Setup of v30:
==> flow/design.v (excerpt) <==
module ANITA3_simple_trigger( clk250_i,
										rst_i,
										L1_i,
										trig_o,
										scal_o,
										scal_L1_o,
										disable_i,
										refpulse_i,
										mon_scal_o,
										ant_mask_i,
										phi_mask_i,
										phi_o,
										count_o
										);
   parameter NUM_SURFS = 12;
   parameter NUM_TRIG = 4;
   parameter NUM_HOLD = 4;   
	parameter NUM_PHI = 16;
   input clk250_i;
	input rst_i;
   input [NUM_SURFS*NUM_TRIG-1:0] L1_i;
	input [2*NUM_PHI-1:0] ant_mask_i;
	input [2*NUM_PHI-1:0] phi_mask_i;
   output 			  trig_o;
	output [2*NUM_PHI-1:0] phi_o;
	output [2*NUM_PHI-1:0] scal_o;
	output [2*NUM_PHI-1:0] scal_L1_o;
	input refpulse_i;
	output [2*NUM_PHI-1:0] mon_scal_o;
	output [7:0] count_o;
	input disable_i;
	wire [NUM_PHI-1:0] V_pol_phi;
	wire [NUM_PHI-1:0] H_pol_phi;
	ANITA3_simple_trigger_map u_map(.clk250_i(clk250_i),
											  .rst_i(rst_i),
											  .mask_i(ant_mask_i),
											  .L1_i(L1_i),
											  .V_pol_phi_o(V_pol_phi),
											  .H_pol_phi_o(H_pol_phi));
	reg [NUM_PHI-1:0] V_pol_trig;
	reg [NUM_PHI-1:0] H_pol_trig;
	reg [NUM_PHI-1:0] V_pol_phi_del;
	reg [NUM_PHI-1:0] H_pol_phi_del;
	reg [NUM_PHI-1:0] V_pol_hold;
	reg [NUM_PHI-1:0] H_pol_hold;
	reg [NUM_PHI-1:0] V_pol_pat;
	reg [NUM_PHI-1:0] H_pol_pat;	
	reg H_rf_trigger;
	reg V_rf_trigger;
	reg rf_trigger;
	reg [1:0] raw_rf_trigger;
  ...
Settings: LEC_CHECK=0, CAP_MARGIN=20, CORE_ASPECT_RATIO=0.72, CORE_MARGIN=3, CORE_UTILIZATION=70, CTS_CLUSTER_DIAMETER=348, GPL_ROUTABILITY_DRIVEN=1, GPL_TIMING_DRIVEN=0, MAX_ROUTING_LAYER=met4, MIN_ROUTING_LAYER=met2, SLEW_MARGIN=20, TNS_END_PERCENT=60; clock period 4.0 ns.
run.sh (not shown) runs the stock make flow with config.mk's settings and CLKGATE_MAP_FILE=.
For v34, these inputs were changed with respect to v30:
==> flow/config.mk <==
export PLATFORM = sky130hd
export DESIGN_NAME = ANITA3_simple_trigger
export DESIGN_NICKNAME = ANITA3_simple_trigger
export VERILOG_FILES = /design/flow/design.v
export SDC_FILE = /design/flow/constraint.sdc
export NUM_CORES = 4
export LEC_CHECK = 0
export CAP_MARGIN = 20
export CORE_MARGIN = 2
export CORE_UTILIZATION = 46
export SLEW_MARGIN = 20
==> flow/constraint.sdc <==
create_clock -name core_clock -period 2.68 [get_ports {clk250_i}]
set_input_delay 0.5360 -clock core_clock [delete_from_list [all_inputs] [get_ports {clk250_i}]]
set_output_delay 0.5360 -clock core_clock [all_outputs]
set_load 0.01 [all_outputs]
Results
- In the reports for v30 and v34, the smaller switching power of the nets belongs to v30.
- Going from v30 to v34, the placed wire-length estimate after detailed placement was found to have gone down by 25%.
- Leakage power of the design on v34 is ahead of v30.
- v34 vs v30: met3 routed wirelength down by more than half
- Power (v34 over v30): increase, about 50%
- v30 ended up with H_pol_pat[10] as its critical path launch point; v34 ended up with RF_TRIG[15].l1v_scaler.flag.
- Longest individual stage delay on the worst path (v34 over v30): decrease, 0.05 ns
- Diff v30 -> v34: die footprint grew by 49%; iteration tally of the first detailed-router pass decreased by 12 relative to the old numbers; final instance area rose by 230 sq um.
- Of the two values seen for highest metal layer used by the detailed router, met5 was produced by v34 and met4 by v30.
- Compared v34 vs v30, and count of placed standard cells in the final layout, fillers left out is up in v34.
The inputs of v12 differ from those of v34 as listed below.
--- a/flow/config.mk
+++ b/flow/config.mk
@@ -7,5 +7,10 @@
 export LEC_CHECK = 0
+export ABC_AREA = 1
 export CAP_MARGIN = 20
 export CORE_MARGIN = 2
-export CORE_UTILIZATION = 46
+export CORE_UTILIZATION = 72
+export CTS_CLUSTER_DIAMETER = 400
+export CTS_CLUSTER_SIZE = 10
+export PLACE_DENSITY_LB_ADDON = 0.08
+export SETUP_SLACK_MARGIN = 0.57
 export SLEW_MARGIN = 20
==> flow/constraint.sdc <==
create_clock -name core_clock -period 1.9 [get_ports {clk250_i}]
set_input_delay 0.3800 -clock core_clock [delete_from_list [all_inputs] [get_ports {clk250_i}]]
set_output_delay 0.3800 -clock core_clock [all_outputs]
set_load 0.01 [all_outputs]
### Flow results
In summary, v12 completed successfully, with a layout that passed the timing, DRC and antenna checks.
v12 — combinational power about 50% higher, v34 as reference
v12 falls short of v34 in least setup slack across all paths after layout.
| non-clock buffer total of the final layout | v12 vs v34 | 6.0% higher |
After detailed routing, v34 needs less wire than v12.

========
Starting RTL as in the previous note.
==> flow/config.mk <==
export PLATFORM = sky130hd
export DESIGN_NAME = ANITA3_simple_trigger
export DESIGN_NICKNAME = ANITA3_simple_trigger
export VERILOG_FILES = /design/flow/design.v
export SDC_FILE = /design/flow/constraint.sdc
export NUM_CORES = 4
export LEC_CHECK = 0
export CAP_MARGIN = 20
export CORE_ASPECT_RATIO = 1.21
export CORE_MARGIN = 3
export CORE_UTILIZATION = 72
export CTS_CLUSTER_DIAMETER = 348
export GPL_ROUTABILITY_DRIVEN = 0
export GPL_TIMING_DRIVEN = 0
export MAX_ROUTING_LAYER = met4
export MIN_ROUTING_LAYER = met2
export SLEW_MARGIN = 20
export TNS_END_PERCENT = 60
==> flow/constraint.sdc <==
create_clock -name core_clock -period 4.0 [get_ports {clk250_i}]
set_input_delay 0.8000 -clock core_clock [delete_from_list [all_inputs] [get_ports {clk250_i}]]
set_output_delay 0.8000 -clock core_clock [all_outputs]
set_load 0.01 [all_outputs]
The starting point ran to the end with violations: design-rule violations.
Next try:
- CORE_ASPECT_RATIO: 1.21 -> 0.72
- CORE_UTILIZATION: 72 -> 40
- GPL_TIMING_DRIVEN: 0 -> unset
- MIN_ROUTING_LAYER: met2 -> unset
- TNS_END_PERCENT: 60 -> 45
Effect: Now the flow ran to the end with no violations; sequential cell count is unchanged; die area came out higher by 78%; total power grows by 1.8%; critical path depth stays the same; worst hold slack gets worse by 0.0081 ns; sequential power barely changes; final area barely changes; wire length is lower by 22%; global-route usage drops by 31 points; via count went down by 33%; first-iteration DRC count drops by 73%.
Next try:
- ABC_AREA: unset -> 0
- CELL_PAD_IN_SITES_GLOBAL_PLACEMENT: unset -> 3
- CORE_ASPECT_RATIO: 0.72 -> 1.18
- CORE_MARGIN: 3 -> 7
- CORE_UTILIZATION: 40 -> 68
- CTS_CLUSTER_DIAMETER: 348 -> unset
- CTS_CLUSTER_SIZE: unset -> 42
- GPL_TIMING_DRIVEN: unset -> 0
- MAX_ROUTING_LAYER: met4 -> unset
- MIN_ROUTING_LAYER: unset -> met2
- SLEW_MARGIN: 20 -> 5
- TNS_END_PERCENT: 45 -> 95
Now the flow died in global placement without I/O (3_1_place_gp_skip_io), error GPL-0301.
Die size came out lower by well over a third.
Synthesized area stays the same.
Synthesized cell count is unchanged.
Next try:
- ABC_AREA: 0 -> unset
- CELL_PAD_IN_SITES_GLOBAL_PLACEMENT: 3 -> unset
- CORE_ASPECT_RATIO: 1.18 -> unset
- CORE_MARGIN: 7 -> 2
- CORE_UTILIZATION: 68 -> 70
- CTS_CLUSTER_SIZE: 42 -> 14
- GPL_ROUTABILITY_DRIVEN: 0 -> unset
- GPL_TIMING_DRIVEN: 0 -> unset
- MIN_ROUTING_LAYER: met2 -> unset
- PLACE_DENSITY_LB_ADDON: unset -> 0.06
- SETUP_SLACK_MARGIN: unset -> 0.4
- SLEW_MARGIN: 5 -> 20
- TNS_END_PERCENT: 95 -> unset
- clock period: 4.0 -> 1.5 ns (I/O delays scaled with it)
Outcome:
- The changed run finished but failed the layout checks on negative setup slack
- area after synthesis stays the same
- synthesized cell count is unchanged
- die area falls by 9.4%
Next try:
- CORE_UTILIZATION: 70 -> 40
- CTS_CLUSTER_SIZE: 14 -> unset
- PLACE_DENSITY_LB_ADDON: 0.06 -> unset
- SETUP_SLACK_MARGIN: 0.4 -> unset
- clock period: 1.5 -> 2.68 ns (I/O delays scaled with it)
=>
- With this change the flow went through all stages and came out clean
- cell count increases by 12%
- non-clock buffer count shrinks by 143
- clock-buffer cell count stays the same
- sequential power went down by 44%
- synthesized cell count is unchanged
Next try:
- ABC_AREA: unset -> 1
- CORE_UTILIZATION: 40 -> 72
- CTS_CLUSTER_DIAMETER: unset -> 345
- CTS_CLUSTER_SIZE: unset -> 14
- PLACE_DENSITY: unset -> 0.37
- TNS_END_PERCENT: unset -> 70
- clock period: 2.68 -> 1.69 ns (I/O delays scaled with it)
- The new run completed without violations
- via count rises by about a fifth
- routed wire length rises slightly
- cell area falls by a few percent
- global-route usage rises by 9.5 points
- sequential share of layout area rises by 2.2 points
- final cell count rises by roughly a tenth
- critical path depth is unchanged
- setup slack gets worse by 0.18 ns
No activity file was given, so power comes from the tool's default toggle rates.
